== main ==
## alu
module alu(input read,write,dig1,dig2,dig3,dig4,rst,clk,rev,exec,sign, output o1,o2,o3,o4, output [0:6] bcd);
Size in the first run: roughly 990 flip-flops, about 22 I/O pins.
Settings: LEC_CHECK=0, ABC_AREA=1, CAP_MARGIN=20, CELL_PAD_IN_SITES_DETAIL_PLACEMENT=1, CORE_MARGIN=2, CORE_UTILIZATION=40, CTS_CLUSTER_DIAMETER=149, GPL_ROUTABILITY_DRIVEN=0, GPL_TIMING_DRIVEN=1, HOLD_SLACK_MARGIN=0.01, MIN_ROUTING_LAYER=met2, PLACE_DENSITY_LB_ADDON=0.19, SLEW_MARGIN=20, TNS_END_PERCENT=75; clock period 12.2 ns.
run.sh (not shown) runs the stock make flow with config.mk's settings and CLKGATE_MAP_FILE=.
main: full flow OK, the timing, design-rule and antenna checks passed
Modified inputs, the feature branch compared to main
# main
export LEC_CHECK = 0
export ABC_AREA = 1
export CAP_MARGIN = 20
export CELL_PAD_IN_SITES_DETAIL_PLACEMENT = 1
export CORE_MARGIN = 2
export CORE_UTILIZATION = 40
export CTS_CLUSTER_DIAMETER = 149
export GPL_ROUTABILITY_DRIVEN = 0
export GPL_TIMING_DRIVEN = 1
export HOLD_SLACK_MARGIN = 0.01
export MIN_ROUTING_LAYER = met2
export PLACE_DENSITY_LB_ADDON = 0.19
export SLEW_MARGIN = 20
export TNS_END_PERCENT = 75
create_clock -name core_clock -period 12.2 [get_ports {clk}]
# the feature branch
export LEC_CHECK = 0
export CAP_MARGIN = 20
export CORE_MARGIN = 2
export CORE_UTILIZATION = 35
export SLEW_MARGIN = 20
create_clock -name core_clock -period 10.5 [get_ports {clk}]
Findings:
Taking main as the reference, in the feature branch fraction of met3 tracks used by global routing now smaller; final cell utilization of the core now smaller; cell leakage power now smaller.
The feature branch: full flow OK, the timing, design-rule and antenna checks passed
When the final numbers for the feature branch and main were put side by side, the cell count after placement turned out to be smaller in the feature branch.
The feature branch vs main — final area dropped slightly

========
== build 21 ==
alu again, from the RTL that the note above started with.
Settings: LEC_CHECK=0, ABC_AREA=0, CAP_MARGIN=20, CELL_PAD_IN_SITES_DETAIL_PLACEMENT=1, CORE_MARGIN=2, CORE_UTILIZATION=40, CTS_CLUSTER_DIAMETER=149, GPL_ROUTABILITY_DRIVEN=1, GPL_TIMING_DRIVEN=1, HOLD_SLACK_MARGIN=0.01, MAX_ROUTING_LAYER=met5, MIN_ROUTING_LAYER=met2, PLACE_DENSITY=0.83, SLEW_MARGIN=20, TNS_END_PERCENT=75; clock period 12.2 ns.
diff inputs: build 21 => build 30
Settings: clearing GPL_ROUTABILITY_DRIVEN, which used to be 1; clearing MIN_ROUTING_LAYER, which used to be met2; clearing CTS_CLUSTER_DIAMETER, which used to be 149; swapping 40 for 64 in CORE_UTILIZATION; clearing PLACE_DENSITY, which used to be 0.83; clearing HOLD_SLACK_MARGIN, which used to be 0.01; clearing GPL_TIMING_DRIVEN, which used to be 1; clearing CELL_PAD_IN_SITES_DETAIL_PLACEMENT, which used to be 1; clearing TNS_END_PERCENT, which used to be 75; clearing ABC_AREA, which used to be 0; clearing MAX_ROUTING_LAYER, which used to be met5; putting SETUP_SLACK_MARGIN at 1.06 where nothing was set; swapping 12.2 for 6.88 in the clock period (ns, I/O delays scaled along).
--- outcome ---
Area after detailed placement of build 30 is on par with build 21. Build 30 and build 21 ended up with roughly the same final-layout clock-cell area share. Sort build 30 and build 21 by worst setup slack, ascending, and build 30 comes first. Build 21 -> build 30: number of standard-cell rows in the floorplan decreased by more than 10%. Against build 21, post-route cell area in build 30 came out worse. Min count of routing violations after the opening detailed-route iteration across build 30 and build 21: build 30.
Inputs modified between build 30 and build 33:
Settings: SETUP_SLACK_MARGIN: 1.06 -> 1.41; CORE_UTILIZATION: 64 -> 72; PLACE_DENSITY_LB_ADDON: unset -> 0.0; the clock period (ns, I/O delays scaled along): 6.88 -> 4.86.
## What came out
- For build 33, the flow was terminated by a tool error in 5_1_grt and produced no final design.
- Against build 30 as the reference, build 33 delivers a higher cell count after placement.
- Cell area reported after detailed placement in build 33 is 2600 um2 above build 30.
- Between build 33 and build 30, the total setup buffers inserted after CTS is lower for build 30.
- Xor-xnor portion of the synthesized cell area: build 33 vs build 30 identical
- [compare] base=build 30 new=build 33: number of instances resized during post-cts repair shows an increase of 259; floorplan core density rose by 8.1 points; chip area saw a decrease; synthesized netlist cell count stayed essentially flat; row count decreased 5.9%.
- Between build 30 and build 33, the portion of netlist area occupied by mux cells does not differ in any meaningful way.
- Between build 33 and build 30, it is build 33 whose height of the die is lower, by 5.6%.
Modified inputs, build 44 compared to build 33
Settings: clearing PLACE_DENSITY_LB_ADDON, which used to be 0.0; clearing SETUP_SLACK_MARGIN, which used to be 1.41; putting ABC_AREA at 1 where nothing was set; putting CTS_CLUSTER_SIZE at 24 where nothing was set; swapping 4.86 for 5.0 in the clock period (ns, I/O delays scaled along).
Notes after the runs:
Nothing crashed in build 44 and all stages finished; the problem is that the final layout failed, the offending checks being setup timing.
From build 44 to build 33, number of rows in the core area did not move at all.
Build 44 does worse than build 33 on overall die area.
Build 44 ended up with a lower final weighted congestion in routability-driven placement than build 33 did.
Build 33 has lower synthesized cell count than build 44.
Area of the mapped netlist: build 44 > build 33
Build 44 against build 33; number of placed instances with taps included is up by more than a quarter.
Modified inputs, build 94 compared to build 44
Settings: PLACE_DENSITY_LB_ADDON now 0.0, previously not set; CORE_UTILIZATION now 70, was 72; CTS_CLUSTER_SIZE no longer set, was 24; ABC_AREA no longer set, was 1; the clock period (ns, I/O delays scaled along) now 5.86, was 5.0.
--- outcome ---
In build 94 the implementation ran to completion but is not tape-out ready, as the final checks report setup timing. Parity-gate share of the synthesized area counting xor and xnor cells is higher on build 94. Looking at combinational share of cell area, build 94 sits 2.2 points higher than build 44 does. The total number of multi-input combinational cells in build 94 is 0.70 times that in build 44. Build 44 → build 94: count of clock-buffer cells in the layout shows a reduction of about 3.3%; required time of the worst setup path higher; number of placement rows higher; post-route cell area shrank by 1.1%; final critical-path setup slack went up by 0.65 ns. The die used by build 94 is larger than the one used by build 44.
What build 19 does differently from build 94 at the input level:
Settings: clearing PLACE_DENSITY_LB_ADDON, which used to be 0.0; swapping 70 for 72 in CORE_UTILIZATION; swapping 5.86 for 4.48 in the clock period (ns, I/O delays scaled along).
Status(build 19) = ERROR, stage = 5_1_grt
Per the comparison of build 19 with build 94, xor/xnor share of the synthesized area shows no meaningful change; number of instances in the synthesized netlist shows no meaningful change; cell count listed in synth_stat.txt shows no meaningful change; number of distinct library cells after synthesis shows no meaningful change.
Changes observed in build 19 relative to build 94: horizontal extent of the die decreased by about 1.4% relative to the old numbers; placement-stage worst setup slack has decreased; global placement routability congestion moved up.
Looking at count of cells resized by post-cts repair across build 19 and build 94, the one that comes out higher is build 19.
Compared with build 94, in build 19 die size has decreased; placeable core region has decreased; detailed-placement wirelength estimate has increased.

========
== run A ==
alu again, from the RTL that the note above started with.
## alu
module alu(input read,write,dig1,dig2,dig3,dig4,rst,clk,rev,exec,sign, output o1,o2,o3,o4, output [0:6] bcd);
Settings: LEC_CHECK=0, ABC_AREA=1, CAP_MARGIN=20, CELL_PAD_IN_SITES_DETAIL_PLACEMENT=1, CORE_MARGIN=2, CORE_UTILIZATION=40, CTS_CLUSTER_DIAMETER=149, GPL_ROUTABILITY_DRIVEN=1, GPL_TIMING_DRIVEN=1, HOLD_SLACK_MARGIN=0.01, MAX_ROUTING_LAYER=met4, MIN_ROUTING_LAYER=met2, PLACE_DENSITY_LB_ADDON=0.19, SLEW_MARGIN=20, TNS_END_PERCENT=75; clock period 12.2 ns.
No stage failed in run A, and the final checks on the layout all came back clean.
Input changes introduced in run B (baseline for comparison: run A):
# run A
export LEC_CHECK = 0
export ABC_AREA = 1
export CAP_MARGIN = 20
export CELL_PAD_IN_SITES_DETAIL_PLACEMENT = 1
export CORE_MARGIN = 2
export CORE_UTILIZATION = 40
export CTS_CLUSTER_DIAMETER = 149
export GPL_ROUTABILITY_DRIVEN = 1
export GPL_TIMING_DRIVEN = 1
export HOLD_SLACK_MARGIN = 0.01
export MAX_ROUTING_LAYER = met4
export MIN_ROUTING_LAYER = met2
export PLACE_DENSITY_LB_ADDON = 0.19
export SLEW_MARGIN = 20
export TNS_END_PERCENT = 75
create_clock -name core_clock -period 12.2 [get_ports {clk}]
# run B
export LEC_CHECK = 0
export ABC_AREA = 1
export CAP_MARGIN = 5
export CELL_PAD_IN_SITES_DETAIL_PLACEMENT = 1
export CELL_PAD_IN_SITES_GLOBAL_PLACEMENT = 3
export CORE_ASPECT_RATIO = 0.59
export CORE_MARGIN = 7
export CORE_UTILIZATION = 59
export CTS_CLUSTER_DIAMETER = 278
export GPL_TIMING_DRIVEN = 0
export MIN_ROUTING_LAYER = met2
export PLACE_DENSITY_LB_ADDON = 0.06
export SETUP_SLACK_MARGIN = -0.95
export SLEW_MARGIN = 40
export TNS_END_PERCENT = 25
create_clock -name core_clock -period 12.2 [get_ports {clk}]
[summary]
Comparing run A against run B, there is no change at all in simple-gate portion of the synthesized area. Post-synth tally of flip-flops with integrated enable essentially unchanged between run A and run B. Any difference in post-synthesis share of cell area spent on full adders, half adders and majority gates between run A and run B is small enough to ignore. Site row count (higher): run A. Delta (run B minus run A): complex-gate fraction of the synthesized area closely matched the old numbers; width of the die increased by about 10% relative to the old numbers; placeable core area decreased by about 32% relative to the old numbers. Taking run B over run A, the die area ratio works out to 0.73. Core utilization before placement in run B is 19 points above run A. Run B did not finish; the tool stopped in global placement without I/O with error FLW-0024. For height of the chip, dividing the value from run B by the value from run A gives 0.66.
For run C, these inputs were changed with respect to run B:
# run B
export LEC_CHECK = 0
export ABC_AREA = 1
export CAP_MARGIN = 5
export CELL_PAD_IN_SITES_DETAIL_PLACEMENT = 1
export CELL_PAD_IN_SITES_GLOBAL_PLACEMENT = 3
export CORE_ASPECT_RATIO = 0.59
export CORE_MARGIN = 7
export CORE_UTILIZATION = 59
export CTS_CLUSTER_DIAMETER = 278
export GPL_TIMING_DRIVEN = 0
export MIN_ROUTING_LAYER = met2
export PLACE_DENSITY_LB_ADDON = 0.06
export SETUP_SLACK_MARGIN = -0.95
export SLEW_MARGIN = 40
export TNS_END_PERCENT = 25
create_clock -name core_clock -period 12.2 [get_ports {clk}]
# run C
export LEC_CHECK = 0
export CAP_MARGIN = 20
export CORE_MARGIN = 2
export CORE_UTILIZATION = 59
export SLEW_MARGIN = 20
create_clock -name core_clock -period 8.04 [get_ports {clk}]
==> results <==
- In summary, run C completed successfully, with a layout that passed the timing, design-rule and antenna checks.
- Run B got as far as global placement without I/O, where a tool error ended the run.
- Run B → run C: synthesized chip area reported by yosys moved down, core utilization before placement stayed essentially flat, fraction of synthesized area in multiplexers shows an increase of 9.8 points.
- Per the comparison of run C with run B, number of distinct standard cells referenced by the synthesized netlist grew by 67%; yosys stat cell total shrank by 1505; number of nets at floorplan shrank by about 28%; synthesized cell count shrank by about 30%.
Inputs modified between run C and run D:
# run C
export LEC_CHECK = 0
export CAP_MARGIN = 20
export CORE_MARGIN = 2
export CORE_UTILIZATION = 59
export SLEW_MARGIN = 20
create_clock -name core_clock -period 8.04 [get_ports {clk}]
# run D
export LEC_CHECK = 0
export CAP_MARGIN = 20
export CORE_MARGIN = 2
export CORE_UTILIZATION = 66
export SLEW_MARGIN = 20
create_clock -name core_clock -period 4.94 [get_ports {clk}]
--- outcome ---
- Layout checks on run D: not met. Flow itself completed; violations: setup timing.
- Run C ended with every stage complete and zero timing, DRC or antenna violations.
- On run D: cell area reported after detailed placement is about 6% higher than what run C gave.
- Compared run D vs run C, and maximum frequency is up in run D.
- From run C to run D the numbers moved as follows: clock network power share down 1.3 points, leakage power summed over all cells rose 1.9 nW, shortest period the worst path allows decreased by 1.17 ns relative to the old numbers, routed wire length grew by about 20%, count of plain and timing-repair buffers up 314.
[inputs] run E vs run D
# run D
export LEC_CHECK = 0
export CAP_MARGIN = 20
export CORE_MARGIN = 2
export CORE_UTILIZATION = 66
export SLEW_MARGIN = 20
create_clock -name core_clock -period 4.94 [get_ports {clk}]
# run E
export LEC_CHECK = 0
export ABC_AREA = 0
export CAP_MARGIN = 20
export CORE_MARGIN = 2
export CORE_UTILIZATION = 72
export CTS_CLUSTER_SIZE = 24
export PLACE_DENSITY_LB_ADDON = 0.0
export SETUP_SLACK_MARGIN = 1.39
export SLEW_MARGIN = 20
create_clock -name core_clock -period 5.0 [get_ports {clk}]
==> results <==
The flow ended early for run E: it failed with a tool error in global routing. Compared with run D, in run E deepest clock path buffer count was more or less identical; clock sink total was more or less identical; number of post-CTS setup repair buffers went up by 85. Post-synthesis cell area came out exactly the same in run D and run E. Chip area in the Yosys report: run D vs run E identical. Run E against run D: core area now sits lower; total number of placement rows now sits lower.

========
alu again, from the RTL that the note above started with.
clock: 4.49 ns
lec_check: 0
cap_margin: 5
core_margin: 2
core_utilization: 45
cts_cluster_size: 64
max_routing_layer: met4
min_routing_layer: met1
slew_margin: 20
The baseline completed and failed the layout checks on setup timing.
Then changed:
ABC_AREA = 1   (was not set)
CAP_MARGIN = 20   (was 5)
CELL_PAD_IN_SITES_DETAIL_PLACEMENT = 2   (was not set)
CORE_ASPECT_RATIO = 0.66   (was not set)
CORE_MARGIN = 3   (was 2)
CORE_UTILIZATION = 40   (was 45)
CTS_CLUSTER_DIAMETER = 49   (was not set)
PLACE_DENSITY = 0.53   (was not set)
TNS_END_PERCENT = 55   (was not set)
What happened: The new run ran to the end with violations: setup timing; power increases by 22%; clock-buffer cell count goes down by 11; final cell count goes up by 24%; via count went up by 45%; final area decreases by 1.2%; setup slack is worse by 0.077 ns.
Then changed:
ABC_AREA = not set   (was 1)
CELL_PAD_IN_SITES_DETAIL_PLACEMENT = not set   (was 2)
CORE_ASPECT_RATIO = not set   (was 0.66)
CORE_MARGIN = 2   (was 3)
CORE_UTILIZATION = 61   (was 40)
CTS_CLUSTER_DIAMETER = not set   (was 49)
CTS_CLUSTER_SIZE = 52   (was 64)
MAX_ROUTING_LAYER = not set   (was met4)
MIN_ROUTING_LAYER = not set   (was met1)
PLACE_DENSITY = not set   (was 0.53)
SETUP_SLACK_MARGIN = -0.43   (was not set)
TNS_END_PERCENT = not set   (was 55)
clock period = 5.5 ns   (was 4.49 ns; I/O delays follow)
Result: The changed run completed, yet does not pass: setup timing. Sequential power is lower by about a fifth. Maximum frequency grows slightly. Cell area fell by a little under a tenth. Sequential share of layout area came out higher by 4.0 points. Clock power goes down by a quarter to a third. First-iteration DRC count shrinks by well over a third. Power shrinks by well over a third. Utilization came out higher by 21 points. Clock-buffer cell count is lower by 3. Worst setup slack gains 1.1 ns. Routed wire length drops by well over a third.
Then changed:
CORE_UTILIZATION = 40   (was 61)
CTS_CLUSTER_SIZE = not set   (was 52)
GPL_ROUTABILITY_DRIVEN = 0   (was not set)
GPL_TIMING_DRIVEN = 0   (was not set)
SETUP_SLACK_MARGIN = not set   (was -0.43)
clock period = 10.0 ns   (was 5.5 ns; I/O delays follow)
After rerunning:
- This time the run passed the timing, design-rule and antenna checks
- setup slack is better by 3.2 ns
- clock-buffer cell count goes up by 21
- global-route usage fell by 10 points
- synthesized area is unchanged
- total power decreases by 46%
Then changed:
CORE_UTILIZATION = 45   (was 40)
GPL_ROUTABILITY_DRIVEN = not set   (was 0)
GPL_TIMING_DRIVEN = not set   (was 0)
clock period = 8.04 ns   (was 10.0 ns; I/O delays follow)
After rerunning: The new run completed with no timing, DRC or antenna violations; non-clock buffer count fell by 183; final cell count fell by a few percent; global-route usage rises by 0.68 points; clock power grows by a quarter to a third; clock skew went up by 0.011 ns; clock-buffer cell count went up by 10; wire length is lower by a little under a tenth.

========
Setup of alpha:
Starting RTL as in the previous note.
==> flow/config.mk <==
export PLATFORM = sky130hd
export DESIGN_NAME = alu
export DESIGN_NICKNAME = alu
export VERILOG_FILES = /design/flow/design.v
export SDC_FILE = /design/flow/constraint.sdc
export NUM_CORES = 4
export LEC_CHECK = 0
export ABC_AREA = 1
export CAP_MARGIN = 5
export CELL_PAD_IN_SITES_DETAIL_PLACEMENT = 1
export CORE_ASPECT_RATIO = 0.59
export CORE_MARGIN = 7
export CORE_UTILIZATION = 59
export CTS_CLUSTER_DIAMETER = 278
export GPL_TIMING_DRIVEN = 0
export PLACE_DENSITY_LB_ADDON = 0.06
export SETUP_SLACK_MARGIN = -0.95
export SLEW_MARGIN = 40
export TNS_END_PERCENT = 70
==> flow/constraint.sdc <==
create_clock -name core_clock -period 12.2 [get_ports {clk}]
set_input_delay 2.4400 -clock core_clock [delete_from_list [all_inputs] [get_ports {clk}]]
set_output_delay 2.4400 -clock core_clock [all_outputs]
set_load 0.01 [all_outputs]
alpha reached the final stage; the timing, design-rule and antenna checks on its layout passed.
What beta does differently from alpha at the input level:
- setting MIN_ROUTING_LAYER to met1 for the first time
- changing CTS_CLUSTER_DIAMETER from 278 to 77
- changing TNS_END_PERCENT from 70 to 25
- setting CELL_PAD_IN_SITES_GLOBAL_PLACEMENT to 3 for the first time
- changing ABC_AREA from 1 to 0
Notes after the runs:
Tool error FLW-0024 stopped beta during global placement without I/O (3_1_place_gp_skip_io); no final results. Higher total nets after synthesis goes to alpha over beta. Of beta and alpha, the lower share of synthesized area spent on multiplexers belongs to alpha. Horizontal extent of the die (higher): alpha. alpha → beta: register share after synthesis up 0.82 points, compound-cell area share of the yosys netlist -0.49 points, die span in y has decreased. Sort beta and alpha by synthesized cell count desc -> top: alpha.
--- input diff beta..gamma ---
- a deleted MIN_ROUTING_LAYER that had been met1
- a change of TNS_END_PERCENT from 25 to 70
- a deleted CELL_PAD_IN_SITES_GLOBAL_PLACEMENT that had been 3
- an added HOLD_SLACK_MARGIN of 0.16
- a deleted CTS_CLUSTER_DIAMETER that had been 77
- a change of ABC_AREA from 0 to 1
--- outcome ---
- Synthesized cell count was higher in gamma than in beta.
- gamma | status: complete | timing, DRC, antenna: pass
- Cmp gamma vs beta: synthesized-area fraction occupied by and/or/nand/nor cells higher in gamma
- Complex-gate fraction of the synthesized area is higher on gamma
- gamma vs. beta: area enclosed by the die boundary climbed about 1.4%; mean cell area of the mapped netlist dropped 3.6 µm².
- Min horizontal die dimension across gamma and beta: beta
- Area after synthesis | gamma above beta
- Against beta, gamma comes in 710 µm² higher on post-synth area from yosys stat.
- Looking at count of unique library cells instantiated by Yosys, gamma sits below beta.
No activity file was given, so power comes from the tool's default toggle rates.
